==> design/flow/config.mk <==
export PLATFORM = sky130hd
export DESIGN_NAME = armreduced
export DESIGN_NICKNAME = armreduced
export VERILOG_FILES = /design/flow/design.v
export SDC_FILE = /design/flow/constraint.sdc
export NUM_CORES = 4
export LEC_CHECK = 0
export ABC_AREA = 1
export CAP_MARGIN = 20
export CELL_PAD_IN_SITES_GLOBAL_PLACEMENT = 0
export CORE_MARGIN = 2
export CORE_UTILIZATION = 42
export CTS_CLUSTER_SIZE = 92
export SLEW_MARGIN = 20
==> design/flow/constraint.sdc <==
create_clock -name core_clock -period 14.5 [get_ports {clk}]
set_input_delay 2.9000 -clock core_clock [delete_from_list [all_inputs] [get_ports {clk}]]
set_output_delay 2.9000 -clock core_clock [all_outputs]
set_load 0.01 [all_outputs]
==> design/flow/design.v <==
module ArithUnit
(input[31:0] inpa,	input[31:0] inpb, input cin, input addsub, input carryop,	output[31:0] outp, output cout, output overflow);
	wire [32:0] temp;
  assign temp = addsub ? inpa+inpb+(carryop ? cin : 0) : inpa-inpb-(carryop? (cin ? 0 : 1) : 0);
  assign cout = temp[32];
  assign outp = temp[31:0];
  assign overflow = (inpa[31]^outp[31])&(inpb[31]^outp[31]);
endmodule
module ALUopdecoder(
 input[3:0] instop,
 output reg[2:0] aluop);
	always @ (*)
		case(instop)
		0 : aluop='b011;
		1 : aluop='b111;
		2 : aluop='b000;
		4 : aluop='b001;
		5 : aluop='b101;
		6 : aluop='b100;
		10 : aluop='b000;
		12 : aluop='b010;
		13 : aluop='b001;
		default : aluop='b000;
		endcase
endmodule 
module LogicUnit
(input[31:0] inpa, input[31:0] inpb, input andor, input xorop, output[31:0] outp);
  assign outp = xorop ? inpa^inpb : andor ? inpa&inpb : inpa|inpb;
endmodule
module ALU32bit
(input[31:0] inpa,	input[31:0] inpb,	input cin, input[2:0] aluop,	output[31:0] result, output negative, output zero, output cout, output overflow);
  wire[31:0] resultl;
  wire[31:0] resulta;
  wire carrya, overflowa;
  wire carryl = cin;
  wire overflowl = 1'b0; 
  wire al = aluop[1];  
  LogicUnit logicop(inpa,	inpb,	aluop[0], aluop[2],	resultl);
  ArithUnit arithop(inpa,	inpb,	cin, aluop[0], aluop[2],	resulta, carrya, overflowa);
  assign result = al ? resultl : resulta;
  assign negative = result[31];
  assign zero = (result=='h00000000) ? 'b1 : 'b0; 
  assign cout = al ? carryl : carrya;
  assign overflow = al ? overflowl : overflowa;
endmodule
module signalcontrol(
	input[11:0] flags,
	input zero,
	output reg [2:0] total,  
	output reg [19:0] s2,
	output reg [19:0] s3,
	output reg [19:0] s4);
 always @ (*) begin
  if((flags[11]&flags[10]&flags[9])||(flags[8]^zero)) begin
   if(flags[7]) begin  
    if(~flags[4]) begin  
    s2=20'b00010110001001000100;
    s3=20'b00000000000000000000;
    s4=20'b00000000000000000000;
    total=2;
    end
   else begin  
    s2=20'b00011001001001000100;
    s3=20'b00010101000000000000;
    s4=20'b00000000000000000000;
    total=3;
   end
  end
  else if(flags[6]) begin  
   s2={10'b0001010101,(flags[5]==1 ? 2'b11 : 2'b10),(flags[3]==1 ? 4'b0100 : 4'b0010), 3'b001, (flags[0]==1 ? 1'b0 : 1'b1)};
   if(~flags[0]) begin  
    s3=20'b10000000000000000000;
    s4=20'b00000000000000000000;
    total=3;
   end
   else begin  
    s3=20'b00100000000000000000;
    s4=20'b00010000000000000000;
    total=4;
   end 
  end
  else  
   case(flags[4:1])
    10 : begin  
    s2={10'b0001010101, (flags[5]==1 ? 2'b10 : 2'b11), 8'b00101000};
    s3=20'b00000000000000000000;
    s4=20'b00000000000000000000;
    total=2;
    end
    13 : begin  
    s2={10'b0001010110, (flags[5]==1 ? 2'b10 : 2'b11), 4'b0100 ,flags[0], 3'b000};
    s3=20'b00010001000000000000;
    s4=20'b00000000000000000000;
    total=3; 
    end
    default : begin  
     s2={10'b0001010101, (flags[5]==1 ? 2'b10 : 2'b11), flags[4:0], 3'b000};
     s3=20'b00010001000000000000;
     s4=20'b00000000000000000000;
     total=3;
    end
   endcase
  end
  else begin  
   s2=20'b00010101000000000000;
   s3=20'b00000000000000000000;
   s4=20'b00000000000000000000;
   total=2;
  end
 end
endmodule 
module oneAdder(
	input clk,  
	input reset,  
	input [2:0] current, 
	output reg[2:0] regout);
	wire last;
	assign last=current==regout;
	always @ (posedge clk)
	if(reset)
		regout<='b000;
	else if(last)
		regout<='b000;
	else
		regout<=regout+'b001;	
endmodule
module signalunit
	(input clk, 
	 input reset,  
	 input[11:0] flags,  
	 input zero,
	 output Mwrite,  
	 output IRwrite, 
	 output Mread,  
	 output regwrite,  
	 output[1:0] regdst,  
	 output[1:0] regsrc,  
	 output[1:0] ALUsrcA,  
	 output[1:0] ALUsrcB,  
	 output[3:0] ALUop,  
	 output NZCVwrite,  
	 output [1:0] immsrc,  
	 output regbdst);  
  wire [19:0] s [7:0];  
  assign s[5] = 20'b0;
  assign s[6] = 20'b0;
  assign s[7] = 20'b0;
  assign s[0] = 20'b01110110000101000000;  
  assign s[1] = 20'b00000000000000100000;  
  wire [2:0] total;  
  wire [2:0] step;  
  oneAdder Step(.clk (clk), .reset (reset), .current (total), .regout (step));  
  signalcontrol bringSignal(  
	.flags (flags),
	.zero (zero),
	.total (total),
	.s2 (s[2]),  
	.s3 (s[3]),  
	.s4 (s[4]));    
  assign Mwrite=s[step][19];  
  assign IRwrite=s[step][18];  
  assign Mread=s[step][17];  
  assign regwrite=s[step][16];  
  assign regdst=s[step][15:14];  
  assign regsrc=s[step][13:12];  
  assign ALUsrcA=s[step][11:10];  
  assign ALUsrcB=s[step][9:8];  
  assign ALUop=s[step][7:4];  
  assign NZCVwrite=s[step][3];  
  assign immsrc=s[step][2:1];  
  assign regbdst=s[step][0];  
endmodule
 module signextmux(
	 input [23:0] in,
	 input [1:0] select,
	 output reg[31:0] extVal);
	integer i;
	always @ (*) begin
	case(select)
	0 : begin
		extVal[7:0]=in[7:0];
		for(i=8;i<32;i=i+1) extVal[i]=in[7];
		end
	1 : begin
		extVal[11:0]=in[11:0];
		for(i=12;i<32;i=i+1) extVal[i]='b0;
		end
	2 : begin
		extVal[1:0]=2'b00;
		extVal[25:2]=in[23:0];
		for(i=26;i<32;i=i+1) extVal[i]=in[23];
		end
	default : extVal='h00000000;
	endcase
	end
endmodule
module register_1bit(
	input regin,
	input clk,
	input write,
	input reset,
	output reg regout);
	always @ (posedge clk)
	if(reset) begin
		regout<=0;
	end
	else if(write) begin
		regout<=regin;
	end
endmodule
module register(
	input[31:0] regin,
	input clk,
	input write,
	input reset,
	output reg[31:0] regout);
	always @ (posedge clk)
	if(reset)
		regout<='h0000;
	else if(write)
		regout<=regin;
endmodule
module decoder_4to16(
	input[3:0] in,
	output reg[15:0] out);
	always @ (*)
	case(in)
	0 : out='h0001;
	1 : out='h0002;
	2 : out='h0004;
	3 : out='h0008;
	4 : out='h0010;
	5 : out='h0020;
	6 : out='h0040;
	7 : out='h0080;
	8 : out='h0100;
	9 : out='h0200;
   10 : out='h0400;
   11 : out='h0800;
   12 : out='h1000;
   13 : out='h2000;
   14 : out='h4000;
   15 : out='h8000;
    endcase
endmodule
module registerfile(
	input[3:0] reg1,
	input[3:0] reg2,
	input[3:0] regdst,
	input[31:0] regsrc,
	input clk,
	input reset,
	input we,  
	output[31:0] out1,
	output[31:0] out2,
	output[31:0] pc);
	wire[15:0] write;  
	wire[31:0] registers [15:0];  
	decoder_4to16 selecter(.in (regdst), .out (write));  
	register register0 (.regin (regsrc), .write (write[0]&we), .clk (clk), .reset (reset), .regout (registers[0]));
	register register1 (.regin (regsrc), .write (write[1]&we), .clk (clk), .reset (reset), .regout (registers[1]));
	register register2 (.regin (regsrc), .write (write[2]&we), .clk (clk), .reset (reset), .regout (registers[2]));
	register register3 (.regin (regsrc), .write (write[3]&we), .clk (clk), .reset (reset), .regout (registers[3]));
	register register4 (.regin (regsrc), .write (write[4]&we), .clk (clk), .reset (reset), .regout (registers[4]));
	register register5 (.regin (regsrc), .write (write[5]&we), .clk (clk), .reset (reset), .regout (registers[5]));
	register register6 (.regin (regsrc), .write (write[6]&we), .clk (clk), .reset (reset), .regout (registers[6]));
	register register7 (.regin (regsrc), .write (write[7]&we), .clk (clk), .reset (reset), .regout (registers[7]));
	register register8 (.regin (regsrc), .write (write[8]&we), .clk (clk), .reset (reset), .regout (registers[8]));
	register register9 (.regin (regsrc), .write (write[9]&we), .clk (clk), .reset (reset), .regout (registers[9]));
	register register10 (.regin (regsrc), .write (write[10]&we), .clk (clk), .reset (reset), .regout (registers[10]));
	register register11 (.regin (regsrc), .write (write[11]&we), .clk (clk), .reset (reset), .regout (registers[11]));
	register register12 (.regin (regsrc), .write (write[12]&we), .clk (clk), .reset (reset), .regout (registers[12]));
	register register13 (.regin (regsrc), .write (write[13]&we), .clk (clk), .reset (reset), .regout (registers[13]));
	register register14 (.regin (regsrc), .write (write[14]&we), .clk (clk), .reset (reset), .regout (registers[14]));
	register register15 (.regin (regsrc), .write (write[15]&we), .clk (clk), .reset (reset), .regout (registers[15]));
	assign out1=registers[reg1];
	assign out2=registers[reg2];
	assign pc=registers[15];
endmodule
module armreduced(
	input clk,
	input reset,
	output[31:0] pc,
	input[31:0] inst,
	input nIRQ,
	output [3:0] be,
	output[31:0] memaddr,
	output memwrite,
	output memread,
	output[31:0] writedata,
	input[31:0] readdata);
  wire IRwrite,regwrite,NZCVwrite;
  wire [1:0] regdst,regsrc,ALUsrcA,immsrc,ALUsrcB;
  wire [2:0] ALUop;
  wire [3:0] instop;
  wire regBdst;
  wire[31:0] imm;
  wire [3:0] ALUflags;
  wire [31:0] ALUresult,readA,readB;
  wire [3:0] RFdst [2:0]; 
  wire [31:0] RFsrc [3:0];
  wire [31:0] ALUnum1 [2:0];
  wire [31:0] ALUnum2 [3:0];
  wire [3:0] regBread [1:0];
  assign be = 4'b1111;
  wire[31:0] A,B,instructions,mdr,ALUout;
  reg n,v;
  wire z,c;
  register MDR(.regin (readdata), .write ('b1), .clk (clk), .reset (reset), .regout (mdr));
  register ALUoutRegister(.regin (ALUresult), .write ('b1), .clk (clk), .reset (reset), .regout (ALUout));
  register A_Register(.regin (readA), .write ('b1), .clk (clk), .reset (reset), .regout (A));
  register B_Register(.regin (readB), .write ('b1), .clk (clk), .reset (reset), .regout (B));
  register InstructionRegister(.regin (inst), .write (IRwrite), .clk (clk), .reset (reset), .regout (instructions));
  register_1bit Z(.regin (ALUflags[2]), .reset (reset), .clk (clk), .write (NZCVwrite), .regout (z));
  register_1bit C(.regin (ALUflags[1]), .reset (reset), .clk (clk), .write (NZCVwrite), .regout (c));
	assign RFdst[0]=instructions[15:12];  
	assign RFdst[1]=4'b1111;  
	assign RFdst[2]=4'b1110;  
	assign RFsrc[0]=mdr; 
	assign RFsrc[1]=ALUout;  
	assign RFsrc[2]=ALUresult;  
	assign RFsrc[3]=B;  
	assign regBread[0]=instructions[3:0];
	assign regBread[1]=instructions[15:12];
	assign ALUnum1[0]=pc;
	assign ALUnum1[1]=A;
	assign ALUnum1[2]='h00000000;
	assign ALUnum2[0]='h00000004;
	assign ALUnum2[1]='h00000008;
	assign ALUnum2[2]=imm;
	assign ALUnum2[3]=B<<instructions[11:7];
	assign writedata=B;
	assign memaddr=ALUout;
	signalunit SignalControl(
		.clk (clk),
		.reset (reset),
		.flags (instructions[31:20]),
		.zero (z),
		.Mwrite (memwrite),
		.IRwrite (IRwrite),
		.Mread (memread),
		.regwrite (regwrite),
		.regdst (regdst),
		.regsrc (regsrc),
		.ALUsrcA (ALUsrcA),
		.ALUsrcB (ALUsrcB),
		.ALUop (instop),
		.NZCVwrite (NZCVwrite),
		.immsrc (immsrc),
		.regbdst (regBdst));  
	registerfile RegisterFile(
		.reg1 (instructions[19:16]),
		.reg2 (regBread[regBdst]),
		.regdst (RFdst[regdst]),
		.regsrc (RFsrc[regsrc]),
		.clk (clk),
		.reset (reset),
		.we (regwrite),
		.out1 (readA),
		.out2 (readB),
		.pc (pc));
	signextmux Immidiate(instructions[23:0],immsrc,imm);
	ALUopdecoder ALUopDecoder(
		.instop (instop),
		.aluop (ALUop));
	ALU32bit ALU(
		.inpa (ALUnum1[ALUsrcA]),
		.inpb (ALUnum2[ALUsrcB]),
		.cin (c),
		.aluop (ALUop),
		.result (ALUresult),
		.negative (ALUflags[3]),
		.zero (ALUflags[2]),
		.cout (ALUflags[1]),
		.overflow (ALUflags[0]));
endmodule
==> design/flow/run.sh <==
#!/bin/bash
# the make line also repeats each setting of config.mk as NAME=value (left out here)
make -C /OpenROAD-flow-scripts/flow DESIGN_CONFIG=/design/flow/config.mk WORK_HOME=/design/flow/orfs CLKGATE_MAP_FILE= finish
==> out/notes.md, run 1 <==
### Synth
• 17.3% — basic-gate share of the synthesized area counting and, or, nand and nor cells
• 0.0410 sq mm — chip area line of the yosys report
• 0.659% — multiplexer area fraction after synthesis
• 6325 — cells in synth_stat.txt
• 6.48 sq um — Avg Cell Area, Syn
• 0.0410 sq mm — post-synthesis instance area
• 27.2% — Synth Area in Compound Gates
• 4.26% — arithmetic-cell share of the synthesized area counting full adders, half adders and majority gates
• sky130_fd_sc_hd__dfxtp_1 — most frequently used flop master after synthesis
• 677 — flops out of synthesis
• 56 — Distinct cells, synth
• sky130_fd_sc_hd__dfxtp_1 (33%), sky130_fd_sc_hd__inv_1 (13%), sky130_fd_sc_hd__o21ai_0 (8.0%), sky130_fd_sc_hd__a21oi_1 (7.3%), sky130_fd_sc_hd__nand2_1 (7.0%) — Synth area leaders
• 33.1% — post-synthesis sequential area ratio
• 0% — Synth async-reset ratio
• sky130_fd_sc_hd__inv_1 — most instantiated library cell after synthesis
• AND-OR/OR-AND gates — biggest combinational cell group after synthesis
• 0.299% — parity-gate share of the synthesized area counting xor and xnor cells
• sky130_fd_sc_hd__inv_1 (1401), sky130_fd_sc_hd__nand2_1 (769), sky130_fd_sc_hd__dfxtp_1 (677) — top cells by count
• 10 — Warnings, synthesis
• 0 — post-synth tally of flip-flops with integrated enable
• 6325 — Cells after Synth
• 33.1% — Top cell area share
• sky130_fd_sc_hd__dfxtp_1 — cell type with the largest total area after synthesis

### Run status
• finished clean — result of the run

### Final timing
• 1.26 ns — worst slew pin tran
• 0.126 GHz — timing-limited maximum frequency
• 7.93 ns — post-layout minimum cycle time
• 15.8% — relative slew slack
• 0 — number of hold violations in the final report
• 0 ns — total negative setup slack
• 0 — Setup violations, final
• 0 — Final Max Slew Viols
• 54.7% — crit share post-route
• 0.0235 ns — Clock Skews
• 0.472 ns — Hold WS
• false — RSZ-0062 raised after global routing

### Power and ir drop
• 5.94 mW — combinational group power
• 0.175 mV — IR drop worst, VDD
• 10.7 mW — overall power
• 5.05 mW — Internal
• 55.3% — combinational share of power
• 234 mW/mm^2 — total power density per cell area
• 52.9% — switch share
• combinational cells — leading power group
• 2.68 mW — flip-flop and latch power
• 19.7% — clock network fraction of total power
• 2.12 mW — Clock Power
• 25.0% — register share of total power
• 5.68 mW — switching power of the nets
• 22.1 nW — Leak

### Clocking
• 0 — CTS hold repair buffers
• 0.66 ns — Late-Pin Clk Latency
• 78 — total clock buffers created by CTS
• 677 — Num Clock Sinks
• built — clock tree from TritonCTS
• 0 — Post-CTS Setup Repair Bufs
• 3 — number of H-tree branching levels
• 0.06 ns — clock input transition at the sequential cells of the worst setup and hold paths
• sky130_fd_sc_hd__clkbuf_16 — cell at the root of the clock tree
• 3 — number of buffers between clock root and the deepest sink
• 0 — Resized Gates After CTS

### Global routing
• 39534 — via count of the first global-routing pass
• 0 — leftover overflow at the end of global routing
• 265 mm — first-pass GRT wire length
• 36.0% — total track usage
• 7 — number of antenna violations at the first check in global routing
• 89 — maximum number of pins on one net before global-route repair

### Critical path
• sky130_fd_sc_hd__a22oi_1 — CP max-delay cell
• reg2reg — class of the most critical setup path
• 0.81 ns — crit-path max cell delay
• 32 — count of cells along the worst register-to-register path
• SignalControl.Step.regout[1] — Critical Path Start
• simple AND/OR/NAND/NOR gates — cell class contributing the biggest share of worst-path delay
• Z.regout — terminus of the critical flop-to-flop path
• Z.regout — Worst setup endpoint
• 8.51 ns — arrival time reported for the critical path endpoint
• 32 — depth of the critical timing path with buffers and inverters included
• 6.57 ns — register-to-register setup slack
• 66 — Max Fanout on Critical Path
• flop — endpoint class of the critical path
• SignalControl.Step.regout[1] — origin of the critical flop-to-flop path
• 9 — Buffers & Inverters on Critical Path
• flop — startpoint type of the worst setup path
• 15.08 ns — data required time at the worst endpoint

### Layout
• 47.5% — final core utilization
• 6466 — Nets
• 12.0% — area growth from synthesis to final layout
• 0.0459 sq mm — post-route standard cell area excluding fillers

### Job
• 93 — number of warnings in the stage logs
• 0 — max-cap violations

### Place
• 163 — # port buffers
• 0.0432 sq mm — Post-Place Cell Area
• 1.06 — gp weighted congestion
• 120 mm — HPWL Detailed

### Die
• 169 — Top-Level Pins
• 316 um — die boundary width
• 316 um — die height
• 114 — site row count
• 0.100 sq mm — Chip Footprint
• 42.4% — effective utilization at floorplan
• 0.0967 sq mm — area inside the core boundary

### Min path
• 2 — number of instances on the worst hold path
• InstructionRegister.regout[4] — start point of the worst min-delay path
• InstructionRegister.regout[4] — hold endpoint
• reg2reg — Worst Hold Class

### Drt
• 5.79 — Via density
• 0 — DRC
• 5742 — initial DRC count
• 24.4 um — DR WL/cell
• 0 — Antenna Cells
• 0 — Routed Antenna Nets
• 186 mm — Routed Wire Length
• 8 — first-pass iteration count of the detailed router
• 44031 — via count

[area by class of cell]
class / instances / area, sq um
clock buffer: 104 / 2250
clock inverter: 38 / 467
fill: 10130 / 50800
inverter: 1436 / 5390
multi-input combinational: 3835 / 20500
sequential: 677 / 13600
tap: 1276 / 1600
timing repair buffer: 234 / 2190
[per-layer routing]
| metal | global-route usage, % | vias up | wire [um] |
|---|---|---|---|
| met1 | 44.4 | 20236 | 70100 |
| met5 | 0 | - | 48 |
| met2 | 55.1 | 2625 | 78600 |
| li1 | - | 20429 | - |
| met3 | 7.53 | 733 | 20400 |
| met4 | 27.1 | 8 | 16400 |
[metrics by stage]
| step | setup WS, ns | std cells |
|---|---|---|
| after detailed placement | 6.93 | 7457 |
| final | 6.57 | 7600 |
| after global placement | 6.93 | 7457 |
| after CTS | 6.87 | 7599 |
| after global routing | 6.17 | 7600 |
| after floorplan | 9.94 | 6328 |
==> inputs of run 2 (changes only) <==
ABC_AREA = 0   (was 1)
CAP_MARGIN = 10   (was 20)
CELL_PAD_IN_SITES_DETAIL_PLACEMENT = 2   (was default)
CORE_ASPECT_RATIO = 0.55   (was default)
CORE_MARGIN = 3   (was 2)
CORE_UTILIZATION = 23   (was 42)
CTS_CLUSTER_SIZE = default   (was 92)
GPL_ROUTABILITY_DRIVEN = 1   (was default)
HOLD_SLACK_MARGIN = 0.27   (was default)
MAX_ROUTING_LAYER = met4   (was default)
MIN_ROUTING_LAYER = met2   (was default)
PLACE_DENSITY = 0.52   (was default)
SLEW_MARGIN = 25   (was 20)
TNS_END_PERCENT = 30   (was default)
clock period = 6.4 ns   (was 14.5 ns; I/O delays follow)
==> out/notes.md, run 2 <==
### Run status
• stopped before the end — result of the run
• global routing — stage where the run ended
• [ERROR GRT-0232] Routing congestion too high. Check the congestion heatmap in the GUI. — error that halted the flow

### Synth
• sky130_fd_sc_hd__nand2_1 (794), sky130_fd_sc_hd__dfxtp_1 (677), sky130_fd_sc_hd__a21oi_1 (530) — top cells by count
• 36.0% — post-synthesis sequential area ratio, +2.9 points
• 97 — Distinct cells, synth, +73%
• 2.40% — multiplexer area fraction after synthesis, +1.7 points
• AND-OR/OR-AND gates — biggest combinational cell group after synthesis
• 0 — post-synth tally of flip-flops with integrated enable, unchanged
• sky130_fd_sc_hd__nand2_1 — most instantiated library cell after synthesis
• sky130_fd_sc_hd__dfxtp_1 (36%), sky130_fd_sc_hd__nand2_1 (7.9%), sky130_fd_sc_hd__a21oi_1 (7.0%), sky130_fd_sc_hd__a22oi_1 (6.9%), sky130_fd_sc_hd__nor2_1 (5.1%) — Synth area leaders
• 21.8% — basic-gate share of the synthesized area counting and, or, nand and nor cells, +4.5 points
• 10 — Warnings, synthesis, unchanged
• 0.0376 sq mm — chip area line of the yosys report, -8.2%
• 0.0376 sq mm — post-synthesis instance area, -8.2%
• 1.09% — parity-gate share of the synthesized area counting xor and xnor cells, +0.79 points
• 4.63% — arithmetic-cell share of the synthesized area counting full adders, half adders and majority gates, +0.38 points
• 36.0% — Top cell area share, +2.9 points
• sky130_fd_sc_hd__dfxtp_1 — cell type with the largest total area after synthesis
• 4881 — cells in synth_stat.txt, -23%
• 4881 — Cells after Synth, -23%
• 7.71 sq um — Avg Cell Area, Syn, +19%
• 28.3% — Synth Area in Compound Gates, +1.1 points
• 677 — flops out of synthesis, unchanged
• 0% — Synth async-reset ratio, unchanged
• sky130_fd_sc_hd__dfxtp_1 — most frequently used flop master after synthesis

### Clocking
• sky130_fd_sc_hd__clkbuf_16 — cell at the root of the clock tree
• 677 — Num Clock Sinks, unchanged
• 0 — CTS hold repair buffers, unchanged
• 3 — number of buffers between clock root and the deepest sink, unchanged
• 68 — total clock buffers created by CTS, -13%
• 3 — number of H-tree branching levels, unchanged

### Die
• 109 — site row count, -4.4%
• 169 — Top-Level Pins, unchanged
• 0.169 sq mm — Chip Footprint, +69%
• 0.162 sq mm — area inside the core boundary, +67%
• 306 um — die height, -3.3%
• 23.3% — effective utilization at floorplan, -19 points
• 551 um — die boundary width, +74%

### Place
• -0.470 ns — worst setup timing slack at the placement stage, -7.40 ns
• 172 mm — HPWL Detailed, +43%
• 163 — # port buffers, unchanged
• 7337 — # placed instances, -1.6%
• 1.12 — gp weighted congestion, +5.8%

### Global routing
• 1 — leftover overflow at the end of global routing
• 58.3% — total track usage

-- run 2: stage by stage --
stage / TNS [ns] / hold slack [ns] / area [sq um]
detailed placement: -25.72 / 0.468 / 45400
CTS: 0 / 0.480 / 47800
floorplan: 0 / 0.444 / 37600
global placement: -6.65 / 0.454 / 45400
-- run 2: repair_timing --
action,4_1_cts
setup buffers,4
pin swaps,6
gates resized,27
endpoints found under the setup margin,171
-- run 2: layer usage --
metal  GRT overflow  global-route usage [%]
met5              -                       -
met4              0                    38.1
met3              1                    74.5
met2              0                    55.4
met1              -                       -
==> inputs of run 3 (changes only) <==
ABC_AREA = 1   (was 0)
CELL_PAD_IN_SITES_DETAIL_PLACEMENT = default   (was 2)
CELL_PAD_IN_SITES_GLOBAL_PLACEMENT = 1   (was 0)
CORE_UTILIZATION = 45   (was 23)
GPL_ROUTABILITY_DRIVEN = 0   (was 1)
HOLD_SLACK_MARGIN = default   (was 0.27)
MAX_ROUTING_LAYER = met5   (was met4)
MIN_ROUTING_LAYER = default   (was met2)
SLEW_MARGIN = 20   (was 25)
TNS_END_PERCENT = default   (was 30)
==> out/notes.md, run 3 <==
### Run status
• finished clean — result of the run

### Min path
• 2 — number of instances on the worst hold path
• InstructionRegister.regout[28] — start point of the worst min-delay path
• InstructionRegister.regout[28] — hold endpoint
• reg2reg — Worst Hold Class

### Synth
• 56 — Distinct cells, synth, -42%
• 0.0410 sq mm — chip area line of the yosys report, +8.9%
• 27.2% — Synth Area in Compound Gates, -1.1 points
• 6.48 sq um — Avg Cell Area, Syn, -16%
• 0.0410 sq mm — post-synthesis instance area, +8.9%
• sky130_fd_sc_hd__inv_1 (1401), sky130_fd_sc_hd__nand2_1 (769), sky130_fd_sc_hd__dfxtp_1 (677) — top cells by count
• 6325 — Cells after Synth, +30%
• 0% — Synth async-reset ratio, unchanged
• 677 — flops out of synthesis, unchanged
• AND-OR/OR-AND gates — biggest combinational cell group after synthesis
• 0 — post-synth tally of flip-flops with integrated enable, unchanged
• sky130_fd_sc_hd__inv_1 — most instantiated library cell after synthesis
• sky130_fd_sc_hd__dfxtp_1 (33%), sky130_fd_sc_hd__inv_1 (13%), sky130_fd_sc_hd__o21ai_0 (8.0%), sky130_fd_sc_hd__a21oi_1 (7.3%), sky130_fd_sc_hd__nand2_1 (7.0%) — Synth area leaders
• 4.26% — arithmetic-cell share of the synthesized area counting full adders, half adders and majority gates, -0.38 points
• 0.299% — parity-gate share of the synthesized area counting xor and xnor cells, -0.79 points
• 0.659% — multiplexer area fraction after synthesis, -1.7 points
• 10 — Warnings, synthesis, unchanged
• sky130_fd_sc_hd__dfxtp_1 — most frequently used flop master after synthesis
• 6325 — cells in synth_stat.txt, +30%
• 33.1% — post-synthesis sequential area ratio, -2.9 points
• 33.1% — Top cell area share, -2.9 points
• 17.3% — basic-gate share of the synthesized area counting and, or, nand and nor cells, -4.5 points
• sky130_fd_sc_hd__dfxtp_1 — cell type with the largest total area after synthesis

### Final timing
• 6.20 ns — post-layout minimum cycle time
• 0.161 GHz — timing-limited maximum frequency
• 0.491 ns — Hold WS
• 0 — Setup violations, final
• true — RSZ-0062 raised after global routing
• 96.9% — crit share post-route
• 0 — number of hold violations in the final report
• 0.200 ns — worst-case setup margin in the final layout
• 0 ns — total negative setup slack
• 0.0324 ns — Clock Skews
• 1.21 ns — worst slew pin tran
• 19.1% — relative slew slack
• 0 — Final Max Slew Viols

### Power and ir drop
• 4.23 mW — Clock Power
• 5.97 mW — flip-flop and latch power
• 547 mW/mm^2 — total power density per cell area
• 22.4 nW — Leak
• 15.2 mW — combinational group power
• 59.8% — combinational share of power
• 0.416 mV — IR drop worst, VDD
• 16.7% — clock network fraction of total power
• 23.5% — register share of total power
• 54.7% — switch share
• 13.9 mW — switching power of the nets
• 25.4 mW — overall power
• 11.5 mW — Internal
• combinational cells — leading power group

### Clocking
• 3 — number of buffers between clock root and the deepest sink, unchanged
• 677 — Num Clock Sinks, unchanged
• 0 — CTS hold repair buffers, unchanged
• 0.06 ns — clock input transition at the sequential cells of the worst setup and hold paths
• 69 — total clock buffers created by CTS, +1.5%
• sky130_fd_sc_hd__clkbuf_16 — cell at the root of the clock tree
• 3 — number of H-tree branching levels, unchanged
• 0.68 ns — Late-Pin Clk Latency
• built — clock tree from TritonCTS

### Critical path
• 32 — depth of the critical timing path with buffers and inverters included
• 8 — Buffers & Inverters on Critical Path
• flop — endpoint class of the critical path
• sky130_fd_sc_hd__ha_1 — CP max-delay cell
• 6.97 ns — data required time at the worst endpoint
• RegisterFile.register0.regout[27] — Worst setup endpoint
• flop — startpoint type of the worst setup path
• 0.20 ns — register-to-register setup slack
• SignalControl.Step.regout[1] — Critical Path Start
• sky130_fd_sc_hd__nand2_1 — most frequent cell on the critical path
• 16 — Max Fanout on Critical Path
• simple AND/OR/NAND/NOR gates — cell class contributing the biggest share of worst-path delay
• 0.59 ns — crit-path max cell delay
• RegisterFile.register0.regout[27] — terminus of the critical flop-to-flop path
• 6.77 ns — arrival time reported for the critical path endpoint
• 32 — count of cells along the worst register-to-register path
• reg2reg — class of the most critical setup path
• SignalControl.Step.regout[1] — origin of the critical flop-to-flop path

### Layout
• 13.2% — area growth from synthesis to final layout
• 7612 — post-route insts no fill
• 6561 — Nets

### Drt
• 205 mm — Routed Wire Length
• 7 — first-pass iteration count of the detailed router
• 7639 — initial DRC count
• 45470 — via count
• 5.97 — Via density
• 27.0 um — DR WL/cell
• 0 — DRC
• 0 — Routed Antenna Nets

### Place
• 0.131 ns — worst setup timing slack at the placement stage, +0.601 ns
• 138 mm — HPWL Detailed, -20%
• 163 — # port buffers, unchanged
• 7486 — # placed instances, +2.0%

### Global routing
• 7 — number of antenna violations at the first check in global routing
• 208 — maximum number of pins on one net before global-route repair
• 284 mm — first-pass GRT wire length
• 38555 — via count of the first global-routing pass
• 0 — leftover overflow at the end of global routing
• 41.4% — total track usage

### Die
• 81 — site row count, -26%
• 45.7% — effective utilization at floorplan, +22 points
• 230 um — die height, -25%
• 0.0949 sq mm — Chip Footprint, -44%
• 169 — Top-Level Pins, unchanged
• 0.0896 sq mm — area inside the core boundary, -45%
• 413 um — die boundary width, -25%

### Job
• 0 — max-cap violations
• 102 — number of warnings in the stage logs

[run 3: area by class of cell]
class,count,area [sq um]
antenna,1,2.50
clock buffer,96,1990
clock inverter,26,263
fill,9300,43200
inverter,1436,5390
multi-input combinational,3835,20600
sequential,677,13600
tap,1203,1510
timing repair buffer,338,3060
[run 3: routing by layer]
| layer | vias up | share of wire (%) | global-route usage, % |
|---|---|---|---|
| li1 | 20642 | - | - |
| met1 | 20986 | 44 | 62.6 |
| met2 | 3354 | 35 | 50.0 |
| met3 | 480 | 18 | 18.2 |
| met4 | 8 | 4.0 | 13.9 |
| met5 | - | 0.023 | 0 |
[run 3: repair_timing]
item / 4_1_cts / 5_1_grt
endpoints found under the hold margin: 0 / 0
buffers inserted: 0 / 3
endpoints found under the setup margin: 0 / 199
resized: 0 / 24
[run 3: metrics by stage]
step	util [%]	instance area [sq um]
2_1_floorplan	-	41000
4_1_cts	51.6	46200
5_1_grt	51.8	46400
6_report	51.8	46400
3_3_place_gp	49.1	44000
3_5_place_dp	49.1	44000
==> inputs of run 4 (changes only) <==
ABC_AREA = default   (was 1)
CAP_MARGIN = 40   (was 10)
CELL_PAD_IN_SITES_GLOBAL_PLACEMENT = default   (was 1)
CORE_ASPECT_RATIO = 1.22   (was 0.55)
CORE_UTILIZATION = 70   (was 45)
CTS_CLUSTER_SIZE = 37   (was default)
GPL_ROUTABILITY_DRIVEN = 1   (was 0)
PLACE_DENSITY = default   (was 0.52)
TNS_END_PERCENT = 75   (was default)
clock period = 5.51 ns   (was 6.4 ns; I/O delays follow)
==> out/notes.md, run 4 <==
### Run status
• stopped before the end — result of the run
• global routing — stage where the run ended
• [ERROR GRT-0232] Routing congestion too high. Check the congestion heatmap in the GUI. — error that halted the flow

### Clocking
• 3 — number of buffers between clock root and the deepest sink, unchanged
• 677 — Num Clock Sinks, unchanged
• sky130_fd_sc_hd__clkbuf_16 — cell at the root of the clock tree
• 61 — total clock buffers created by CTS, -12%
• 2 — number of H-tree branching levels, -1

### Global routing
• 78.6% — total track usage
• 6 — leftover overflow at the end of global routing

### Die
• 93 — site row count, +15%
• 0.0566 sq mm — Chip Footprint, -40%
• 262 um — die height, +14%
• 169 — Top-Level Pins, unchanged
• 0.0529 sq mm — area inside the core boundary, -41%
• 216 um — die boundary width, -48%
• 71.1% — effective utilization at floorplan, +25 points

### Synth
• 1.09% — parity-gate share of the synthesized area counting xor and xnor cells, +0.79 points
• sky130_fd_sc_hd__dfxtp_1 — most frequently used flop master after synthesis
• 97 — Distinct cells, synth, +73%
• 28.3% — Synth Area in Compound Gates, +1.1 points
• sky130_fd_sc_hd__dfxtp_1 (36%), sky130_fd_sc_hd__nand2_1 (7.9%), sky130_fd_sc_hd__a21oi_1 (7.0%), sky130_fd_sc_hd__a22oi_1 (6.9%), sky130_fd_sc_hd__nor2_1 (5.1%) — Synth area leaders
• sky130_fd_sc_hd__nand2_1 (794), sky130_fd_sc_hd__dfxtp_1 (677), sky130_fd_sc_hd__a21oi_1 (530) — top cells by count
• 0.0376 sq mm — chip area line of the yosys report, -8.2%
• 0% — Synth async-reset ratio, unchanged
• 10 — Warnings, synthesis, unchanged
• 0.0376 sq mm — post-synthesis instance area, -8.2%
• 4881 — Cells after Synth, -23%
• 7.71 sq um — Avg Cell Area, Syn, +19%
• sky130_fd_sc_hd__dfxtp_1 — cell type with the largest total area after synthesis
• 4881 — cells in synth_stat.txt, -23%
• 4.63% — arithmetic-cell share of the synthesized area counting full adders, half adders and majority gates, +0.38 points
• 36.0% — post-synthesis sequential area ratio, +2.9 points
• sky130_fd_sc_hd__nand2_1 — most instantiated library cell after synthesis
• 677 — flops out of synthesis, unchanged
• 2.40% — multiplexer area fraction after synthesis, +1.7 points
• 0 — post-synth tally of flip-flops with integrated enable, unchanged
• 21.8% — basic-gate share of the synthesized area counting and, or, nand and nor cells, +4.5 points
• 36.0% — Top cell area share, +2.9 points
• AND-OR/OR-AND gates — biggest combinational cell group after synthesis

### Place
• 163 — # port buffers, unchanged
• -0.544 ns — worst setup timing slack at the placement stage, -0.675 ns
• 112 mm — HPWL Detailed, -19%
• 1.09 — gp weighted congestion

run 4: routing by layer:
layer	GRT overflow	GRT usage, %
met1	0	78.3
met4	5	78.1
met2	1	94.0
met5	0	37.4
met3	0	64.9
run 4: timing repair:
item | CTS
gates cloned | 2
pin swaps | 44
buffers inserted | 19
hold buffers | 0
setup endpoints to repair | 309
gates resized | 178
run 4: per-stage QoR:
stage	power, mW	std cells	utilization (%)	cell area [sq um]
global placement	19.6	5834	81.3	43000
CTS	25.7	5982	87.7	46400
detailed placement	20.0	5849	81.7	43200
floorplan	13.6	4884	-	37900
==> inputs of run 5 (changes only) <==
ABC_AREA = 1   (was default)
CAP_MARGIN = 15   (was 40)
CELL_PAD_IN_SITES_DETAIL_PLACEMENT = 2   (was default)
CORE_ASPECT_RATIO = 1.86   (was 1.22)
CORE_MARGIN = 2   (was 3)
CORE_UTILIZATION = 24   (was 70)
CTS_CLUSTER_DIAMETER = 369   (was default)
CTS_CLUSTER_SIZE = default   (was 37)
GPL_ROUTABILITY_DRIVEN = 0   (was 1)
MAX_ROUTING_LAYER = default   (was met5)
MIN_ROUTING_LAYER = met2   (was default)
SETUP_SLACK_MARGIN = 2.14   (was default)
TNS_END_PERCENT = default   (was 75)
clock period = 8.18 ns   (was 5.51 ns; I/O delays follow)
==> out/notes.md, run 5 <==
### Die
• 0.170 sq mm — area inside the core boundary, +220%
• 169 — Top-Level Pins, unchanged
• 568 um — die height, +120%
• 24.2% — effective utilization at floorplan, -47 points
• 307 um — die boundary width, +42%
• 206 — site row count, +120%
• 0.174 sq mm — Chip Footprint, +210%

### Clocking
• 3 — number of buffers between clock root and the deepest sink, unchanged
• 2 — number of H-tree branching levels, unchanged
• sky130_fd_sc_hd__clkbuf_16 — cell at the root of the clock tree
• 677 — Num Clock Sinks, unchanged
• 58 — total clock buffers created by CTS, -4.9%

### Place
• -0.183 ns — worst setup timing slack at the placement stage, +0.361 ns
• 8381 — # placed instances, +43%
• 163 — # port buffers, unchanged
• 237 mm — HPWL Detailed, +110%

### Synth
• 0.659% — multiplexer area fraction after synthesis, -1.7 points
• 56 — Distinct cells, synth, -42%
• 6325 — Cells after Synth, +30%
• sky130_fd_sc_hd__dfxtp_1 (33%), sky130_fd_sc_hd__inv_1 (13%), sky130_fd_sc_hd__o21ai_0 (8.0%), sky130_fd_sc_hd__a21oi_1 (7.3%), sky130_fd_sc_hd__nand2_1 (7.0%) — Synth area leaders
• 0.0410 sq mm — chip area line of the yosys report, +8.9%
• sky130_fd_sc_hd__inv_1 (1401), sky130_fd_sc_hd__nand2_1 (769), sky130_fd_sc_hd__dfxtp_1 (677) — top cells by count
• 0 — post-synth tally of flip-flops with integrated enable, unchanged
• 4.26% — arithmetic-cell share of the synthesized area counting full adders, half adders and majority gates, -0.38 points
• 677 — flops out of synthesis, unchanged
• 6325 — cells in synth_stat.txt, +30%
• sky130_fd_sc_hd__dfxtp_1 — cell type with the largest total area after synthesis
• 33.1% — Top cell area share, -2.9 points
• sky130_fd_sc_hd__dfxtp_1 — most frequently used flop master after synthesis
• 17.3% — basic-gate share of the synthesized area counting and, or, nand and nor cells, -4.5 points
• 0.299% — parity-gate share of the synthesized area counting xor and xnor cells, -0.79 points
• 0.0410 sq mm — post-synthesis instance area, +8.9%
• 0% — Synth async-reset ratio, unchanged
• sky130_fd_sc_hd__inv_1 — most instantiated library cell after synthesis
• AND-OR/OR-AND gates — biggest combinational cell group after synthesis
• 33.1% — post-synthesis sequential area ratio, -2.9 points
• 6.48 sq um — Avg Cell Area, Syn, -16%
• 10 — Warnings, synthesis, unchanged
• 27.2% — Synth Area in Compound Gates, -1.1 points

### Global routing
• 79.2% — total track usage
• 9170 — leftover overflow at the end of global routing

### Run status
• [ERROR GRT-0116] Global routing finished with congestion. Check the congestion regions in the DRC Viewer. — error that halted the flow
• global routing — stage where the run ended
• stopped before the end — result of the run

==> run 5: metrics by stage <==
stage | cell area [sq um] | hold WS (ns)
detailed placement | 44500 | 0.504
global placement | 44500 | 0.464
floorplan | 41000 | 0.441
CTS | 49100 | 0.514
==> run 5: layer usage <==
metal / GRT overflow / global-route usage (%)
met2: 3860 / 83.9
met5: 498 / 74.2
met3: 3143 / 79.9
met4: 1669 / 69.0
met1: - / -
==> run 5: repair_timing <==
item	in CTS
buffers inserted	82
pin swaps	56
hold buffers	0
cloned	3
setup endpoints to repair	526
resized	414
==> inputs of run 6 (changes only) <==
ABC_AREA = default   (was 1)
CAP_MARGIN = 20   (was 15)
CELL_PAD_IN_SITES_DETAIL_PLACEMENT = default   (was 2)
CORE_ASPECT_RATIO = default   (was 1.86)
CORE_UTILIZATION = 62   (was 24)
CTS_CLUSTER_DIAMETER = default   (was 369)
GPL_ROUTABILITY_DRIVEN = default   (was 0)
MIN_ROUTING_LAYER = default   (was met2)
SETUP_SLACK_MARGIN = default   (was 2.14)
clock period = 10.1 ns   (was 8.18 ns; I/O delays follow)
==> out/notes.md, run 6 <==
### Run status
• finished clean — result of the run

### Power and ir drop
• 2.71 mW — Clock Power
• 28.0% — register share of total power
• 47.9% — switch share
• combinational cells — leading power group
• 0.184 mV — IR drop worst, VDD
• 6.50 mW — combinational group power
• 6.11 mW — switching power of the nets
• 14.7 nW — Leak
• 21.2% — clock network fraction of total power
• 3.57 mW — flip-flop and latch power
• 303 mW/mm^2 — total power density per cell area
• 50.9% — combinational share of power
• 6.66 mW — Internal

### Synth
• sky130_fd_sc_hd__dfxtp_1 — most frequently used flop master after synthesis
• 36.0% — post-synthesis sequential area ratio, +2.9 points
• 97 — Distinct cells, synth, +73%
• 0.0376 sq mm — chip area line of the yosys report, -8.2%
• sky130_fd_sc_hd__nand2_1 — most instantiated library cell after synthesis
• sky130_fd_sc_hd__nand2_1 (794), sky130_fd_sc_hd__dfxtp_1 (677), sky130_fd_sc_hd__a21oi_1 (530) — top cells by count
• 0.0376 sq mm — post-synthesis instance area, -8.2%
• 0% — Synth async-reset ratio, unchanged
• sky130_fd_sc_hd__dfxtp_1 (36%), sky130_fd_sc_hd__nand2_1 (7.9%), sky130_fd_sc_hd__a21oi_1 (7.0%), sky130_fd_sc_hd__a22oi_1 (6.9%), sky130_fd_sc_hd__nor2_1 (5.1%) — Synth area leaders
• AND-OR/OR-AND gates — biggest combinational cell group after synthesis
• 28.3% — Synth Area in Compound Gates, +1.1 points
• 1.09% — parity-gate share of the synthesized area counting xor and xnor cells, +0.79 points
• 7.71 sq um — Avg Cell Area, Syn, +19%
• 4881 — Cells after Synth, -23%
• 4881 — cells in synth_stat.txt, -23%
• 2.40% — multiplexer area fraction after synthesis, +1.7 points
• sky130_fd_sc_hd__dfxtp_1 — cell type with the largest total area after synthesis
• 10 — Warnings, synthesis, unchanged
• 36.0% — Top cell area share, +2.9 points
• 4.63% — arithmetic-cell share of the synthesized area counting full adders, half adders and majority gates, +0.38 points
• 21.8% — basic-gate share of the synthesized area counting and, or, nand and nor cells, +4.5 points
• 0 — post-synth tally of flip-flops with integrated enable, unchanged
• 677 — flops out of synthesis, unchanged

### Die
• 250 um — die boundary width, -18%
• 0.0627 sq mm — Chip Footprint, -64%
• 90 — site row count, -56%
• 0.0601 sq mm — area inside the core boundary, -65%
• 250 um — die height, -56%
• 62.6% — effective utilization at floorplan, +38 points
• 169 — Top-Level Pins, unchanged

### Clocking
• 3 — number of H-tree branching levels, +1
• 72 — total clock buffers created by CTS, +24%
• 0 — Post-CTS Setup Repair Bufs, -100%
• 677 — Num Clock Sinks, unchanged
• 0 — CTS hold repair buffers, unchanged
• 0 — Resized Gates After CTS, -100%
• sky130_fd_sc_hd__clkbuf_16 — cell at the root of the clock tree
• 0.06 ns — clock input transition at the sequential cells of the worst setup and hold paths
• built — clock tree from TritonCTS
• 0.67 ns — Late-Pin Clk Latency
• 3 — number of buffers between clock root and the deepest sink, unchanged

### Min path
• 2 — number of instances on the worst hold path
• reg2reg — Worst Hold Class
• RegisterFile.register14.regout[25] — start point of the worst min-delay path
• RegisterFile.register14.regout[25] — hold endpoint

### Drt
• 168 mm — Routed Wire Length
• 7153 — initial DRC count
• 7.19 — Via density
• 40656 — via count
• 7 — first-pass iteration count of the detailed router
• 0 — DRC
• 29.7 um — DR WL/cell
• 0 — Routed Antenna Nets

### Critical path
• AND-OR/OR-AND gates — cell class contributing the biggest share of worst-path delay
• sky130_fd_sc_hd__ha_1 — most frequent cell on the critical path
• RegisterFile.register12.regout[24] — terminus of the critical flop-to-flop path
• SignalControl.Step.regout[1] — Critical Path Start
• inv_1, ha_1, or3_1, buf_4, o211ai_2, nor3_1, ha_1, nor2b_2, buf_4, a22o_1, ha_1, ha_1, o211ai_1, o21ai_1, o221ai_1, o211a_1, a31oi_2, a31oi_1, xnor2_1, a211oi_1, a21oi_1, a21oi_1, or2_1, o21ai_0 — cells along the critical path
• 42 — Max Fanout on Critical Path
• RegisterFile.register12.regout[24] — Worst setup endpoint
• flop — startpoint type of the worst setup path
• 9.20 ns — arrival time reported for the critical path endpoint
• 10.62 ns — data required time at the worst endpoint
• 24 — count of cells along the worst register-to-register path
• reg2reg — class of the most critical setup path
• SignalControl.Step.regout[1] — origin of the critical flop-to-flop path
• 24 — depth of the critical timing path with buffers and inverters included
• sky130_fd_sc_hd__a21oi_1 — CP max-delay cell
• 1.42 ns — register-to-register setup slack
• 0.77 ns — crit-path max cell delay
• flop — endpoint class of the critical path
• 3 — Buffers & Inverters on Critical Path

### Final timing
• 86.0% — crit share post-route
• 13.1% — relative slew slack
• 0 ns — total negative setup slack
• false — RSZ-0062 raised after global routing
• 0 — Setup violations, final
• 0.0370 ns — Clock Skews
• 8.68 ns — post-layout minimum cycle time
• 0.115 GHz — timing-limited maximum frequency
• 1.30 ns — worst slew pin tran
• 1.42 ns — worst-case setup margin in the final layout
• 0 — Final Max Slew Viols
• 0 — number of hold violations in the final report

### Place
• 2.00 ns — worst setup timing slack at the placement stage, +2.18 ns
• 100 mm — HPWL Detailed, -58%
• 1.07 — gp weighted congestion
• 163 — # port buffers, unchanged
• 5528 — # placed instances, -34%

### Job
• 0 — max-cap violations
• 101 — number of warnings in the stage logs

### Global routing
• 37313 — via count of the first global-routing pass
• 204 — maximum number of pins on one net before global-route repair
• 51.7% — total track usage
• 13 — number of antenna violations at the first check in global routing
• 242 mm — first-pass GRT wire length
• 0 — leftover overflow at the end of global routing

### Layout
• 5025 — Nets
• 5657 — post-route insts no fill
• 12.0% — area growth from synthesis to final layout
• 70.1% — final core utilization

==> run 6: per-layer routing <==
layer / up-vias / part of all wire (%) / track usage (%)
met3: 1193 / 16 / 21.7
li1: 17437 / - / -
met5: - / 0.070 / 0
met1: 18546 / 34 / 62.5
met2: 3462 / 39 / 71.8
met4: 18 / 10 / 41.3
==> run 6: per-stage QoR <==
| stage | hold WS, ns | power (mW) | instance area [sq um] |
|---|---|---|---|
| after detailed placement | 0.462 | 9.69 | 39700 |
| after floorplan | 0.444 | 7.37 | 37600 |
| after global routing | 0.488 | 13.1 | 42100 |
| final | 0.470 | 12.8 | 42200 |
| after global placement | 0.454 | 9.64 | 39700 |
| after CTS | 0.469 | 12.3 | 42100 |
==> run 6: area by class of cell <==
cell class / count / area [sq um]
Antenna cell: 5 / 12.5
Clock buffer: 102 / 2060
Clock inverter: 21 / 289
Fill cell: 5045 / 18000
Inverter: 121 / 454
Multi-Input combinational cell: 3678 / 22300
Sequential cell: 677 / 13600
Tap cell: 782 / 978
Timing Repair Buffer: 271 / 2470
==> inputs of run 7 (changes only) <==
CORE_UTILIZATION = 13   (was 62)
clock period = 15.7 ns   (was 10.1 ns; I/O delays follow)
==> out/notes.md, run 7 <==
### Power and ir drop
• 26.8% — register share of total power, -1.2 points
• 8.71 mW — overall power, -32%
• 2.01 mW — Clock Power, -26%
• 2.33 mW — flip-flop and latch power, -35%
• 14.9 nW — Leak, +1.3%
• combinational cells — leading power group
• 4.37 mW — combinational group power, -33%
• 48.6% — switch share, +0.78 points
• 50.2% — combinational share of power, -0.7 points
• 188 mW/mm^2 — total power density per cell area, -38%
• 4.47 mW — Internal, -33%
• 4.23 mW — switching power of the nets, -31%
• 23.0% — clock network fraction of total power, +1.8 points
• 0.101 mV — IR drop worst, VDD, -45%

### Clocking
• sky130_fd_sc_hd__clkbuf_16 — cell at the root of the clock tree
• 0 — CTS hold repair buffers, unchanged
• 0.72 ns — Late-Pin Clk Latency, +0.05 ns
• 0.06 ns — clock input transition at the sequential cells of the worst setup and hold paths, about the same
• 0 — Resized Gates After CTS, unchanged
• built — clock tree from TritonCTS
• 677 — Num Clock Sinks, unchanged
• 76 — total clock buffers created by CTS, +5.6%
• 3 — number of buffers between clock root and the deepest sink, unchanged
• 0 — Post-CTS Setup Repair Bufs, unchanged
• 3 — number of H-tree branching levels, unchanged

### Synth
• sky130_fd_sc_hd__dfxtp_1 — cell type with the largest total area after synthesis
• 0.0376 sq mm — chip area line of the yosys report, unchanged
• sky130_fd_sc_hd__nand2_1 — most instantiated library cell after synthesis
• 4881 — Cells after Synth, unchanged
• 4.63% — arithmetic-cell share of the synthesized area counting full adders, half adders and majority gates, unchanged
• 28.3% — Synth Area in Compound Gates, unchanged
• 4881 — cells in synth_stat.txt, unchanged
• sky130_fd_sc_hd__dfxtp_1 (36%), sky130_fd_sc_hd__nand2_1 (7.9%), sky130_fd_sc_hd__a21oi_1 (7.0%), sky130_fd_sc_hd__a22oi_1 (6.9%), sky130_fd_sc_hd__nor2_1 (5.1%) — Synth area leaders
• 0.0376 sq mm — post-synthesis instance area, unchanged
• sky130_fd_sc_hd__dfxtp_1 — most frequently used flop master after synthesis
• sky130_fd_sc_hd__nand2_1 (794), sky130_fd_sc_hd__dfxtp_1 (677), sky130_fd_sc_hd__a21oi_1 (530) — top cells by count
• 10 — Warnings, synthesis, unchanged
• 97 — Distinct cells, synth, unchanged
• 0% — Synth async-reset ratio, unchanged
• 2.40% — multiplexer area fraction after synthesis, unchanged
• 36.0% — post-synthesis sequential area ratio, unchanged
• 7.71 sq um — Avg Cell Area, Syn, unchanged
• 21.8% — basic-gate share of the synthesized area counting and, or, nand and nor cells, unchanged
• 0 — post-synth tally of flip-flops with integrated enable, unchanged
• 1.09% — parity-gate share of the synthesized area counting xor and xnor cells, unchanged
• AND-OR/OR-AND gates — biggest combinational cell group after synthesis
• 677 — flops out of synthesis, unchanged
• 36.0% — Top cell area share, unchanged

### Global routing
• 36198 — via count of the first global-routing pass, -3.0%
• 210 — maximum number of pins on one net before global-route repair, +2.9%
• 13.1% — total track usage, -39 points
• 10 — number of antenna violations at the first check in global routing, -3
• 280 mm — first-pass GRT wire length, +16%
• 0 — leftover overflow at the end of global routing, unchanged

### Min path
• reg2reg — Worst Hold Class
• RegisterFile.register0.regout[17] — start point of the worst min-delay path
• A_Register.regout[17] — hold endpoint
• 2 — number of instances on the worst hold path, unchanged

### Layout
• 22.9% — area growth from synthesis to final layout
• 5025 — Nets, unchanged
• 8666 — post-route insts no fill, +53%
• 0.0463 sq mm — post-route standard cell area excluding fillers, +9.8%
• 16.1% — final core utilization, -54 points

### Final timing
• 0 — Final Max Slew Viols, unchanged
• 59.7% — crit share post-route, -26 points
• 0.467 ns — Hold WS, -0.00248 ns
• 0.0628 ns — Clock Skews, +0.0258 ns
• false — RSZ-0062 raised after global routing
• 17.0% — relative slew slack, +4.0 points
• 6.32 ns — worst-case setup margin in the final layout, +4.91 ns
• 0 ns — total negative setup slack, unchanged
• 0.107 GHz — timing-limited maximum frequency, -7.4%
• 1.24 ns — worst slew pin tran, -0.0593 ns
• 0 — Setup violations, final, unchanged
• 0 — number of hold violations in the final report, unchanged
• 9.38 ns — post-layout minimum cycle time, +0.695 ns

### Critical path
• RegisterFile.register2.regout[30] — terminus of the critical flop-to-flop path
• flop — endpoint class of the critical path
• AND-OR/OR-AND gates — cell class contributing the biggest share of worst-path delay
• 26 — count of cells along the worst register-to-register path, +8.3%
• 4 — Buffers & Inverters on Critical Path, +1
• SignalControl.Step.regout[1] — Critical Path Start
• 26 — depth of the critical timing path with buffers and inverters included, +8.3%
• SignalControl.Step.regout[1] — origin of the critical flop-to-flop path
• RegisterFile.register2.regout[30] — Worst setup endpoint
• 10.00 ns — arrival time reported for the critical path endpoint, +0.80 ns
• 6.32 ns — register-to-register setup slack, +4.91 ns
• sky130_fd_sc_hd__o21a_1 — CP max-delay cell
• 0.79 ns — crit-path max cell delay, +0.02 ns
• 16.32 ns — data required time at the worst endpoint, +5.70 ns
• flop — startpoint type of the worst setup path
• reg2reg — class of the most critical setup path
• 42 — Max Fanout on Critical Path, unchanged

### Job
• 99 — number of warnings in the stage logs, -2.0%
• 0 — max-cap violations, unchanged

### Drt
• 0 — Routed Antenna Nets, unchanged
• 0 — DRC, unchanged
• 203 mm — Routed Wire Length, +21%
• 10 — first-pass iteration count of the detailed router, +3
• 4.58 — Via density, -36%
• 6042 — initial DRC count, -16%
• 39714 — via count, -2.3%
• 23.4 um — DR WL/cell, -21%

### Run status
• finished clean — result of the run

### Die
• 197 — site row count, +120%
• 0.288 sq mm — area inside the core boundary, +380%
• 542 um — die height, +120%
• 13.1% — effective utilization at floorplan, -50 points
• 169 — Top-Level Pins, unchanged
• 0.294 sq mm — Chip Footprint, +370%
• 542 um — die boundary width, +120%

### Place
• 163 — # port buffers, unchanged
• 8524 — # placed instances, +54%
• 0.0435 sq mm — Post-Place Cell Area, +9.4%
• 0.935 — gp weighted congestion, -12%
• 129 mm — HPWL Detailed, +29%
• 6.77 ns — worst setup timing slack at the placement stage, +4.77 ns

[run 7: area by class of cell]
class,count,area (sq um)
flip-flops and latches,677,13600
well taps,3781,4730
multi-input cells,3678,22300
repair buffers,267,2440
diodes,4,10.0
clock inverters,25,515
fillers,32453,242000
clock buffers,113,2260
inverters,121,454
[run 7: per-layer routing]
layer | GRT usage [%] | wire [um]
met1 | 15.6 | 73800
met2 | 19.9 | 85500
met3 | 3.83 | 24700
met4 | 9.89 | 18500
met5 | 0 | 30
==> inputs of run 8 (changes only) <==
ABC_AREA = 1   (was default)
CAP_MARGIN = 0   (was 20)
CELL_PAD_IN_SITES_DETAIL_PLACEMENT = 2   (was default)
CORE_ASPECT_RATIO = 1.26   (was default)
CORE_UTILIZATION = 24   (was 13)
CTS_CLUSTER_DIAMETER = 288   (was default)
CTS_CLUSTER_SIZE = 15   (was default)
GPL_ROUTABILITY_DRIVEN = 0   (was default)
MIN_ROUTING_LAYER = met2   (was default)
SETUP_SLACK_MARGIN = 1.35   (was default)
clock period = 8.18 ns   (was 15.7 ns; I/O delays follow)
==> out/notes.md, run 8 <==
### Run status
• stopped before the end — result of the run
• global routing — stage where the run ended
• [ERROR GRT-0116] Global routing finished with congestion. Check the congestion regions in the DRC Viewer. — error that halted the flow

### Clocking
• 0 — CTS hold repair buffers, unchanged
• sky130_fd_sc_hd__clkbuf_16 — cell at the root of the clock tree
• 3 — number of buffers between clock root and the deepest sink, unchanged
• 51 — total clock buffers created by CTS, -33%
• 2 — number of H-tree branching levels, -1
• 677 — Num Clock Sinks, unchanged

### Synth
• 0% — Synth async-reset ratio, unchanged
• sky130_fd_sc_hd__dfxtp_1 — most frequently used flop master after synthesis
• 0 — post-synth tally of flip-flops with integrated enable, unchanged
• 0.659% — multiplexer area fraction after synthesis, -1.7 points
• 0.0410 sq mm — chip area line of the yosys report, +8.9%
• 33.1% — Top cell area share, -2.9 points
• sky130_fd_sc_hd__inv_1 (1401), sky130_fd_sc_hd__nand2_1 (769), sky130_fd_sc_hd__dfxtp_1 (677) — top cells by count
• sky130_fd_sc_hd__dfxtp_1 — cell type with the largest total area after synthesis
• 6325 — Cells after Synth, +30%
• 10 — Warnings, synthesis, unchanged
• 17.3% — basic-gate share of the synthesized area counting and, or, nand and nor cells, -4.5 points
• 0.299% — parity-gate share of the synthesized area counting xor and xnor cells, -0.79 points
• 677 — flops out of synthesis, unchanged
• AND-OR/OR-AND gates — biggest combinational cell group after synthesis
• 33.1% — post-synthesis sequential area ratio, -2.9 points
• 6.48 sq um — Avg Cell Area, Syn, -16%
• 27.2% — Synth Area in Compound Gates, -1.1 points
• 6325 — cells in synth_stat.txt, +30%
• 4.26% — arithmetic-cell share of the synthesized area counting full adders, half adders and majority gates, -0.38 points
• 0.0410 sq mm — post-synthesis instance area, +8.9%
• 56 — Distinct cells, synth, -42%
• sky130_fd_sc_hd__inv_1 — most instantiated library cell after synthesis
• sky130_fd_sc_hd__dfxtp_1 (33%), sky130_fd_sc_hd__inv_1 (13%), sky130_fd_sc_hd__o21ai_0 (8.0%), sky130_fd_sc_hd__a21oi_1 (7.3%), sky130_fd_sc_hd__nand2_1 (7.0%) — Synth area leaders

### Global routing
• 70.3% — total track usage
• 3526 — leftover overflow at the end of global routing

### Die
• 169 — Top-Level Pins, unchanged
• 24.1% — effective utilization at floorplan, +11 points
• 170 — site row count, -14%
• 372 um — die boundary width, -31%
• 468 um — die height, -14%
• 0.170 sq mm — area inside the core boundary, -41%
• 0.174 sq mm — Chip Footprint, -41%

### Place
• 0.0445 sq mm — Post-Place Cell Area, +2.3%
• 226 mm — HPWL Detailed, +75%
• 8430 — # placed instances, -1.1%
• 163 — # port buffers, unchanged

run 8: repair_timing:
| action | in CTS |
|---|---|
| setup endpoints to repair | 399 |
| cloned | 2 |
| gates resized | 64 |
| pin swaps | 12 |
| setup buffers | 26 |
run 8: layer usage:
layer  overflow  GRT usage (%)
met1          -              -
met2       1258           72.8
met3       1264           74.2
met4        805           60.7
met5        199           60.0
run 8: per-stage QoR:
stage	total power [mW]	setup WS, ns
CTS	20.2	1.28
detailed placement	17.1	-0.00160
global placement	14.8	1.45
floorplan	11.0	3.62
==> inputs of run 9 (changes only) <==
ABC_AREA = default   (was 1)
CAP_MARGIN = 20   (was 0)
CELL_PAD_IN_SITES_DETAIL_PLACEMENT = default   (was 2)
CELL_PAD_IN_SITES_GLOBAL_PLACEMENT = 3   (was default)
CORE_ASPECT_RATIO = default   (was 1.26)
CORE_MARGIN = 10   (was 2)
CTS_CLUSTER_DIAMETER = 89   (was 288)
CTS_CLUSTER_SIZE = default   (was 15)
GPL_ROUTABILITY_DRIVEN = default   (was 0)
GPL_TIMING_DRIVEN = 0   (was default)
HOLD_SLACK_MARGIN = 0.11   (was default)
MAX_ROUTING_LAYER = met5   (was default)
MIN_ROUTING_LAYER = default   (was met2)
PLACE_DENSITY = 0.45   (was default)
SETUP_SLACK_MARGIN = default   (was 1.35)
SLEW_MARGIN = 35   (was 20)
clock period = 11.7 ns   (was 8.18 ns; I/O delays follow)
==> out/notes.md, run 9 <==
### Synth
• 97 — Distinct cells, synth, +73%
• 4881 — Cells after Synth, -23%
• 4881 — cells in synth_stat.txt, -23%
• 0.0376 sq mm — chip area line of the yosys report, -8.2%
• 1.09% — parity-gate share of the synthesized area counting xor and xnor cells, +0.79 points
• 36.0% — post-synthesis sequential area ratio, +2.9 points
• 0.0376 sq mm — post-synthesis instance area, -8.2%
• 21.8% — basic-gate share of the synthesized area counting and, or, nand and nor cells, +4.5 points
• 2.40% — multiplexer area fraction after synthesis, +1.7 points
• 36.0% — Top cell area share, +2.9 points
• sky130_fd_sc_hd__nand2_1 (794), sky130_fd_sc_hd__dfxtp_1 (677), sky130_fd_sc_hd__a21oi_1 (530) — top cells by count
• 677 — flops out of synthesis, unchanged
• 0% — Synth async-reset ratio, unchanged
• 28.3% — Synth Area in Compound Gates, +1.1 points
• 4.63% — arithmetic-cell share of the synthesized area counting full adders, half adders and majority gates, +0.38 points
• AND-OR/OR-AND gates — biggest combinational cell group after synthesis
• sky130_fd_sc_hd__dfxtp_1 (36%), sky130_fd_sc_hd__nand2_1 (7.9%), sky130_fd_sc_hd__a21oi_1 (7.0%), sky130_fd_sc_hd__a22oi_1 (6.9%), sky130_fd_sc_hd__nor2_1 (5.1%) — Synth area leaders
• sky130_fd_sc_hd__nand2_1 — most instantiated library cell after synthesis
• sky130_fd_sc_hd__dfxtp_1 — cell type with the largest total area after synthesis
• 10 — Warnings, synthesis, unchanged
• 7.71 sq um — Avg Cell Area, Syn, +19%
• sky130_fd_sc_hd__dfxtp_1 — most frequently used flop master after synthesis
• 0 — post-synth tally of flip-flops with integrated enable, unchanged

### Global routing
• 33.5% — total track usage
• 14 — maximum number of pins on one net before global-route repair
• 396 mm — first-pass GRT wire length
• 0 — leftover overflow at the end of global routing
• 28 — number of antenna violations at the first check in global routing
• 40197 — via count of the first global-routing pass

### Final timing
• 0.0448 ns — Clock Skews
• 0 ns — total negative setup slack
• 0 — number of hold violations in the final report
• 1.08 ns — worst slew pin tran
• false — RSZ-0062 raised after global routing
• 0 — Final Max Slew Viols
• 0 — Setup violations, final
• 28.3% — relative slew slack
• 0.476 ns — Hold WS
• 76.4% — crit share post-route
• 0.112 GHz — timing-limited maximum frequency
• 8.94 ns — post-layout minimum cycle time

### Critical path
• SignalControl.Step.regout[1] — origin of the critical flop-to-flop path
• RegisterFile.register12.regout[20] — Worst setup endpoint
• reg2reg — class of the most critical setup path
• 9.50 ns — arrival time reported for the critical path endpoint
• 4 — Buffers & Inverters on Critical Path
• RegisterFile.register12.regout[20] — terminus of the critical flop-to-flop path
• flop — endpoint class of the critical path
• sky130_fd_sc_hd__buf_2 — most frequent cell on the critical path
• 0.70 ns — crit-path max cell delay
• 10 — Max Fanout on Critical Path
• 2.76 ns — register-to-register setup slack
• sky130_fd_sc_hd__a21oi_2 — CP max-delay cell
• AND-OR/OR-AND gates — cell class contributing the biggest share of worst-path delay
• 25 — count of cells along the worst register-to-register path
• SignalControl.Step.regout[1] — Critical Path Start
• 25 — depth of the critical timing path with buffers and inverters included
• 12.26 ns — data required time at the worst endpoint
• flop — startpoint type of the worst setup path

### Clocking
• 0.74 ns — Late-Pin Clk Latency
• 90 — total clock buffers created by CTS, +76%
• 677 — Num Clock Sinks, unchanged
• 0 — Post-CTS Setup Repair Bufs, -100%
• 0.06 ns — clock input transition at the sequential cells of the worst setup and hold paths
• 3 — number of H-tree branching levels, +1
• sky130_fd_sc_hd__clkbuf_16 — cell at the root of the clock tree
• built — clock tree from TritonCTS
• 0 — Resized Gates After CTS, -100%
• 3 — number of buffers between clock root and the deepest sink, unchanged
• 0 — CTS hold repair buffers, unchanged

### Power and ir drop
• 2.96 mW — Clock Power
• 13.1 mW — overall power
• 6.88 mW — switching power of the nets
• 52.0% — combinational share of power
• 16.0 nW — Leak
• 25.5% — register share of total power
• combinational cells — leading power group
• 6.24 mW — Internal
• 52.4% — switch share
• 286 mW/mm^2 — total power density per cell area
• 22.5% — clock network fraction of total power
• 0.115 mV — IR drop worst, VDD
• 3.34 mW — flip-flop and latch power
• 6.83 mW — combinational group power

### Layout
• 0.0459 sq mm — post-route standard cell area excluding fillers
• 29.4% — final core utilization
• 17126 — count of filler cells inserted in the layout
• 21.9% — area growth from synthesis to final layout
• 5372 — Nets

### Die
• 0.173 sq mm — Chip Footprint, -0.60%
• 169 — Top-Level Pins, unchanged
• 0.156 sq mm — area inside the core boundary, -8.2%
• 24.1% — effective utilization at floorplan, about the same
• 416 um — die boundary width, +12%
• 416 um — die height, -11%
• 145 — site row count, -15%

### Run status
• finished clean — result of the run

### Job
• 0 — max-cap violations
• 95 — number of warnings in the stage logs

### Place
• 0.0428 sq mm — Post-Place Cell Area, -3.8%
• 1.01 — gp weighted congestion
• 163 — # port buffers, unchanged
• 239 mm — HPWL Detailed, +6.0%

### Drt
• 0 — DRC
• 304 mm — Routed Wire Length
• 8 — first-pass iteration count of the detailed router
• 5272 — initial DRC count
• 0 — Routed Antenna Nets
• 42966 — via count
• 5.88 — Via density
• 41.6 um — DR WL/cell

### Min path
• 2 — number of instances on the worst hold path
• RegisterFile.register0.regout[7] — start point of the worst min-delay path
• RegisterFile.register0.regout[7] — hold endpoint
• reg2reg — Worst Hold Class

[run 9: per-stage QoR]
stage | setup WS [ns] | std cells
4_1_cts | 2.72 | 7300
3_5_place_dp | 2.81 | 7134
5_1_grt | 2.17 | 7300
6_report | 2.76 | 7309
3_3_place_gp | 1.81 | 7105
2_1_floorplan | 5.54 | 4884
[run 9: routing by layer]
metal  wire length (um)  global-route usage (%)  up-vias
li1                   -                       -    18192
met1             121000                    40.8    21614
met2             139000                    54.9     2407
met3              22000                    6.23      739
met4              22000                    19.9       14
met5                 95                       0        -
[run 9: area by class of cell]
| type | count | area, sq um | share of cell area (%) |
|---|---|---|---|
| timing repair buffer | 192 | 2210 | 4.82 |
| antenna | 9 | 22.5 | 0.0491 |
| clock buffer | 131 | 2630 | 5.73 |
| multi-input combinational | 3678 | 22200 | 48.3 |
| clock inverter | 35 | 439 | 0.957 |
| inverter | 121 | 454 | 0.990 |
| tap | 2058 | 2570 | 5.61 |
| buffer | 408 | 1860 | 4.05 |
| sequential | 677 | 13600 | 29.5 |
Power figures rest on the tool's default switching activity, not on a simulated workload.
